v38:
==> flow/design.v (excerpt) <==
module bike_mul
#(  parameter               G_ADDR_W = 8,
    parameter               G_DAT_W = 64,
    parameter               H_ADDR_W = 7,
    parameter               H_DAT_W = 14
    )
(
    input                   clk,
    input                   rst_b,
    input                   start,
    output reg              done,
    output reg [G_ADDR_W-1:0] g_addra,
    input      [G_DAT_W-1:0]  g_douta,
    output reg [G_ADDR_W-1:0] g_addrb,
    input      [G_DAT_W-1:0]  g_doutb,
    output reg [H_ADDR_W-1:0] h_addra,
    input      [H_DAT_W-1:0]  h_douta,
    output reg                f_wea,
    output reg [G_ADDR_W-1:0] f_addra,
    output reg [G_DAT_W-1:0]  f_dina,
    input      [G_DAT_W-1:0]  f_douta
    );
Size: roughly 2500 cells after synthesis, roughly 310 I/O pins, roughly 22000 um2 of cells after synthesis.
Settings: LEC_CHECK=0, CAP_MARGIN=20, CORE_MARGIN=2, CORE_UTILIZATION=40, PLACE_DENSITY=0.6, SLEW_MARGIN=20, TNS_END_PERCENT=35; clock period 6.55 ns.
run.sh (not shown) runs the stock make flow with config.mk's settings and CLKGATE_MAP_FILE=.
v38: all stages complete, timing, DRC and antenna checks passed
Here is what was changed in the inputs of v29 compared with v38.
Settings: PLACE_DENSITY now 0.65, was 0.6; CTS_CLUSTER_DIAMETER now 94, previously not set; ABC_AREA now 0, previously not set; TNS_END_PERCENT no longer set, was 35; MAX_ROUTING_LAYER now met5, previously not set; CORE_UTILIZATION now 69, was 40; CTS_CLUSTER_SIZE now 47, previously not set; CELL_PAD_IN_SITES_GLOBAL_PLACEMENT now 0, previously not set; SETUP_SLACK_MARGIN now 0.95, previously not set; the clock period (ns, I/O delays scaled along) now 3.61, was 6.55.
==> comparison <==
- Note that the instance count after placement with tap cells included recorded for v29 amounts to 0.934 times the value seen in v38.
- In v29, the deepest level of the CTS H-tree came out 1 below the value in v38.
- v29 is listed as incomplete: the tool reported an error in global routing and the run ended there.
- Reported for v29 and v38, area reported by Yosys stat turned out identical to the last digit.
Here is what was changed in the inputs of v56 compared with v29.
Settings: GPL_TIMING_DRIVEN newly set to 1; GPL_ROUTABILITY_DRIVEN newly set to 1; TNS_END_PERCENT newly set to 40; CELL_PAD_IN_SITES_GLOBAL_PLACEMENT changed from 0 to 1; CORE_UTILIZATION changed from 69 to 70; CORE_ASPECT_RATIO newly set to 0.58; CORE_MARGIN changed from 2 to 5; MAX_ROUTING_LAYER removed (was met5); PLACE_DENSITY_LB_ADDON newly set to 0.2; MIN_ROUTING_LAYER newly set to met2; PLACE_DENSITY removed (was 0.65); ABC_AREA changed from 0 to 1; CTS_CLUSTER_DIAMETER changed from 94 to 234; SETUP_SLACK_MARGIN removed (was 0.95); SLEW_MARGIN changed from 20 to 25; CTS_CLUSTER_SIZE changed from 47 to 14; the clock period (ns, I/O delays scaled along) changed from 3.61 to 4.11.
--- outcome ---
v56 did not finish; a tool error ended it in global placement without I/O. Diff v56 and v29: core outline area lower in v29. Reported for v56 and v29, flip-flop and latch count after synthesis turned out identical to the last digit. Per the comparison of v56 with v29, die outline height lower, cell area after technology mapping shows an increase of about 5.5%, synthesized cell count rose by 25%. Mux contribution to synthesized area: v56 vs v29 down 3.9 points. The number of cells in Yosys stat in v56 is 1.2 times that in v29.
Here is what was changed in the inputs of v21 compared with v56.
Settings: a deleted CELL_PAD_IN_SITES_GLOBAL_PLACEMENT that had been 1; a deleted TNS_END_PERCENT that had been 40; a deleted GPL_TIMING_DRIVEN that had been 1; an added PLACE_DENSITY of 0.6; a deleted MIN_ROUTING_LAYER that had been met2; a change of CORE_UTILIZATION from 70 to 12; a change of CORE_MARGIN from 5 to 2; a deleted PLACE_DENSITY_LB_ADDON that had been 0.2; a deleted CTS_CLUSTER_SIZE that had been 14; a deleted GPL_ROUTABILITY_DRIVEN that had been 1; a change of SLEW_MARGIN from 25 to 20; a deleted CORE_ASPECT_RATIO that had been 0.58; a deleted CTS_CLUSTER_DIAMETER that had been 234; a deleted ABC_AREA that had been 1; a change of the clock period (ns, I/O delays scaled along) from 4.11 to 11.8.
Results
- v21: PASS, flow complete, no timing, DRC or antenna violations
- Area share of and/or/nand/nor cells after synthesis in v21 is 0.98 points above v56.
- v21: total cells reported by yosys after synthesis about 20% below v56
- On post-synthesis mux area share, the higher figure sits with v21, not v56.
- v56 → v21: area fraction in full adders, half adders and majority gates did not really move; synthesized area went down; gate count of the mapped netlist went down; full die area went up.
- Looking at register area share after synthesis, v21 sits 2.3 points higher than v56 does.
- Number of library cell types mapped by synthesis sits higher in v21 than in v56.
- On standard cell core area, the lower figure sits with v56, not v21.
- | number of rows created at floorplan | higher: v21 |
